Setup of build 20:
==> flow/design.v (excerpt) <==
module cordic_stage (clk, reset, X_i, Y_i, Z_i, X_O, Y_O, Z_O);
  input clk;
  input reset;
  input  signed [15:0] X_i;
  input  signed [15:0] Y_i;
  input  signed [15:0] Z_i;
  output signed [15:0] X_O;
  output signed [15:0] Y_O;
  output signed [15:0] Z_O;
wire signed [15:0] as_O_asx_w_st1, as_O_asy_w_st1, as_O_asz_w_st1; 
wire signed [15:0] X_w_st1_st2, Y_w_st1_st2, Z_w_st1_st2;
wire signed [15:0] mux_z_st1_out;
wire dff_st1_out, xor_st1;
xor xor_gate(xor_st1, Z_i[15], Z_i[14]);
mux_2to1 mux_st1(.in0(Z_i), .in1({{2{Z_i[14]}}, {Z_i[13:0]}}), .sel(xor_st1), .out(mux_z_st1_out));
dff dff_st1(.in(xor_st1), .out(dff_st1_out), .clk(clk), .reset(reset));
add_sub asx_st1(.as_in1(X_i), .as_in2(Y_i), .as_control(~(mux_z_st1_out[15])), .as_out(as_O_asx_w_st1));
reg16b  reg16bxout_st1(.reg_in(as_O_asx_w_st1), .reg_out(X_w_st1_st2), .clk(clk), .reset(reset));
add_sub asy_st1(.as_in1(Y_i), .as_in2(X_i), .as_control(mux_z_st1_out[15]), .as_out(as_O_asy_w_st1));
reg16b  reg16byout_st1(.reg_in(as_O_asy_w_st1), .reg_out(Y_w_st1_st2), .clk(clk), .reset(reset));
add_sub asz_st1(.as_in1(mux_z_st1_out), .as_in2(16'h2000), .as_control(~(mux_z_st1_out[15])), .as_out(as_O_asz_w_st1));
reg16b  reg16bzout_st1(.reg_in(as_O_asz_w_st1), .reg_out(Z_w_st1_st2), .clk(clk), .reset(reset));
wire signed [15:0] as_O_asx_w_st2, as_O_asy_w_st2, as_O_asz_w_st2, X_w_st2_st3, Y_w_st2_st3, Z_w_st2_st3;
wire dff_st2_out;
dff dff_st2(.in(dff_st1_out), .out(dff_st2_out), .clk(clk), .reset(reset));
add_sub asx_st2(.as_in1(X_w_st1_st2), .as_in2(Y_w_st1_st2 >>> 1), .as_control(~(Z_w_st1_st2[15])), .as_out(as_O_asx_w_st2));
reg16b  reg16bxout_st2(.reg_in(as_O_asx_w_st2), .reg_out(X_w_st2_st3), .clk(clk), .reset(reset));
add_sub asy_st2(.as_in1(Y_w_st1_st2), .as_in2(X_w_st1_st2 >>> 1), .as_control(Z_w_st1_st2[15]), .as_out(as_O_asy_w_st2));
reg16b  reg16byout_st2(.reg_in(as_O_asy_w_st2), .reg_out(Y_w_st2_st3), .clk(clk), .reset(reset));
add_sub asz_st2(.as_in1(Z_w_st1_st2), .as_in2(16'h12E4), .as_control(~(Z_w_st1_st2[15])), .as_out(as_O_asz_w_st2));
  ...
For scale: ~7000 cells after synthesis, about 780 flip-flops, ~98 I/O pins.
==> flow/config.mk <==
export PLATFORM = sky130hd
export DESIGN_NAME = cordic_stage
export DESIGN_NICKNAME = cordic_stage
export VERILOG_FILES = /design/flow/design.v
export SDC_FILE = /design/flow/constraint.sdc
export NUM_CORES = 4
export LEC_CHECK = 0
export CAP_MARGIN = 20
export CORE_MARGIN = 2
export CORE_UTILIZATION = 72
export CTS_CLUSTER_DIAMETER = 392
export CTS_CLUSTER_SIZE = 95
export PLACE_DENSITY_LB_ADDON = 0.0
export SLEW_MARGIN = 20
export TNS_END_PERCENT = 5
==> flow/constraint.sdc <==
create_clock -name core_clock -period 1.02 [get_ports {clk}]
set_input_delay 0.2040 -clock core_clock [delete_from_list [all_inputs] [get_ports {clk}]]
set_output_delay 0.2040 -clock core_clock [all_outputs]
set_load 0.01 [all_outputs]
run.sh (not shown) runs the stock make flow with config.mk's settings and CLKGATE_MAP_FILE=.
Tool error DPL-0038 stopped build 20 during clock tree synthesis; no final results.
Relative to build 20, the following input files were edited for build 28:
Settings: setting PLACE_DENSITY to 0.36 for the first time; changing CTS_CLUSTER_DIAMETER from 392 to 331; removing TNS_END_PERCENT (formerly 5); removing PLACE_DENSITY_LB_ADDON (formerly 0.0); changing the clock period (ns, I/O delays scaled along) from 1.02 to 2.73.
### Flow results
The runs compared here, build 20 and build 28, all ended either early or with open violations.
Status(build 20) = ERROR, stage = clock tree synthesis
Stage in which a tool error killed build 28: global routing.
Looking at pre-CTS setup slack, build 28 sits 2.66 ns above build 20.
Compound-cell area share of the yosys netlist came out exactly the same in build 20 and build 28.
Build 20 -> build 28: gate count after technology mapping delta 0, exact match
Cell count after placement: build 28 vs build 20 down 1024
Changes observed in build 28 relative to build 20: area reported by Yosys stat ~0 delta; combined area of all synthesized cells now sits at about the same level; half-perimeter wire length of the detailed placement result went down about 33%.
Input changes introduced in build 30 (baseline for comparison: build 28):
Settings: CTS_CLUSTER_DIAMETER changed from 331 to 392; TNS_END_PERCENT newly set to 5; PLACE_DENSITY removed (was 0.36); the clock period (ns, I/O delays scaled along) changed from 2.73 to 1.07.
## What came out
Build 30 vs. build 28: per-instance average area after synthesis did not really move, simple-gate area share of the yosys netlist did not really move, core outline area did not really move, multiplexer share of the synthesized area did not really move, xor/xnor cell area share of the yosys netlist did not really move. In build 30 the final RePlAce weighted congestion turned out 0.075 higher than in build 28. Looking at build 28 and build 30, the die outline width is a wash. Die size came out exactly the same in build 28 and build 30. Of the runs build 28 and build 30, none of them finished clean. For build 30, the flow was terminated by a tool error in detailed placement and produced no final design. Build 28 failed in global routing with GRT-0232. Build 30 vs. build 28: pre-placement core utilization now sits at about the same level; cell count after synthesis now sits at about the same level.
Modified inputs, build 11 compared to build 30
Settings: a deleted CTS_CLUSTER_DIAMETER that had been 392; a change of CORE_UTILIZATION from 72 to 68; a deleted TNS_END_PERCENT that had been 5; a deleted CTS_CLUSTER_SIZE that had been 95; a change of the clock period (ns, I/O delays scaled along) from 1.07 to 2.86.
Notes after the runs:
- Build 11 did not run to completion, as it errored out during global routing.
- Effective utilization at floorplan, build 11 and build 30: smaller value in build 11
- Die outline height: build 11 > build 30
- Going from build 30 to build 11, the die size was found to have gone up by 0.0048 mm2.
For build 46, these inputs were changed with respect to build 11:
Settings: CTS_CLUSTER_SIZE: unset -> 13; CTS_CLUSTER_DIAMETER: unset -> 354; CORE_UTILIZATION: 68 -> 70; the clock period (ns, I/O delays scaled along): 2.86 -> 2.87.
Notes after the runs:
- Finished, but not clean: build 46, with negative setup slack.
- Comparing build 46 against build 11, there is no change at all in mux contribution to synthesized area.
- Compared with build 11, in build 46 post-CTS setup buffer count moved down, mean instance size in the synthesized netlist comparable, number of port buffers closely matched the old numbers, y dimension of the die decreased by about 1.4% relative to the old numbers, area enclosed by the die boundary fell by 0.0025 mm2.
- Cell area after placement was lower in the run labelled build 46.
- Reported for build 11 and build 46, count of flip-flops with a built-in enable after synthesis turned out identical to the last digit.
- Comparing build 11 and build 46, the lower floorplan row count was measured on build 46.

========
Starting RTL as in the previous note.
==> flow/config.mk <==
export PLATFORM = sky130hd
export DESIGN_NAME = cordic_stage
export DESIGN_NICKNAME = cordic_stage
export VERILOG_FILES = /design/flow/design.v
export SDC_FILE = /design/flow/constraint.sdc
export NUM_CORES = 4
export LEC_CHECK = 0
export ABC_AREA = 1
export CAP_MARGIN = 10
export CELL_PAD_IN_SITES_GLOBAL_PLACEMENT = 1
export CORE_ASPECT_RATIO = 0.66
export CORE_MARGIN = 2
export CORE_UTILIZATION = 66
export CTS_CLUSTER_SIZE = 45
export MIN_ROUTING_LAYER = met2
export SLEW_MARGIN = 20
==> flow/constraint.sdc <==
create_clock -name core_clock -period 4.68 [get_ports {clk}]
set_input_delay 0.9360 -clock core_clock [delete_from_list [all_inputs] [get_ports {clk}]]
set_output_delay 0.9360 -clock core_clock [all_outputs]
set_load 0.01 [all_outputs]
The baseline ended with an error in global placement without I/O (3_1_place_gp_skip_io) with GPL-0301.
==> next run, changes <==
==> flow/config.mk (replaced) <==
export PLATFORM = sky130hd
export DESIGN_NAME = cordic_stage
export DESIGN_NICKNAME = cordic_stage
export VERILOG_FILES = /design/flow/design.v
export SDC_FILE = /design/flow/constraint.sdc
export NUM_CORES = 4
export LEC_CHECK = 0
export CAP_MARGIN = 20
export CORE_MARGIN = 2
export CORE_UTILIZATION = 69
export SLEW_MARGIN = 20
==> flow/constraint.sdc (replaced) <==
create_clock -name core_clock -period 2.09 [get_ports {clk}]
set_input_delay 0.4180 -clock core_clock [delete_from_list [all_inputs] [get_ports {clk}]]
set_output_delay 0.4180 -clock core_clock [all_outputs]
set_load 0.01 [all_outputs]
The new run aborted during clock tree synthesis (4_1_cts) on DPL-0038.
Area after synthesis came out lower by 3.7%.
Synthesized cell count went down by 22%.
Die size drops by 7.8%.
==> next run, changes <==
--- a/flow/config.mk
+++ b/flow/config.mk
@@ -9,3 +9,4 @@
 export CORE_MARGIN = 2
-export CORE_UTILIZATION = 69
+export CORE_UTILIZATION = 66
+export MIN_ROUTING_LAYER = met2
 export SLEW_MARGIN = 20
==> flow/constraint.sdc (replaced) <==
create_clock -name core_clock -period 2.39 [get_ports {clk}]
set_input_delay 0.4780 -clock core_clock [delete_from_list [all_inputs] [get_ports {clk}]]
set_output_delay 0.4780 -clock core_clock [all_outputs]
set_load 0.01 [all_outputs]
Effect:
- The new run stopped in global routing (5_1_grt) with GRT-0116
- area after synthesis is unchanged
- die area goes up by 4.5%
- synthesized cell count is unchanged
==> next run, changes <==
--- a/flow/config.mk
+++ b/flow/config.mk
@@ -9,4 +9,3 @@
 export CORE_MARGIN = 2
-export CORE_UTILIZATION = 66
-export MIN_ROUTING_LAYER = met2
+export CORE_UTILIZATION = 70
 export SLEW_MARGIN = 20
==> flow/constraint.sdc (replaced) <==
create_clock -name core_clock -period 3.17 [get_ports {clk}]
set_input_delay 0.6340 -clock core_clock [delete_from_list [all_inputs] [get_ports {clk}]]
set_output_delay 0.6340 -clock core_clock [all_outputs]
set_load 0.01 [all_outputs]
With this change the flow finished but fails on negative setup slack.
Die area shrinks by a few percent.
Area after synthesis does not change.
Synthesized cell count stays the same.
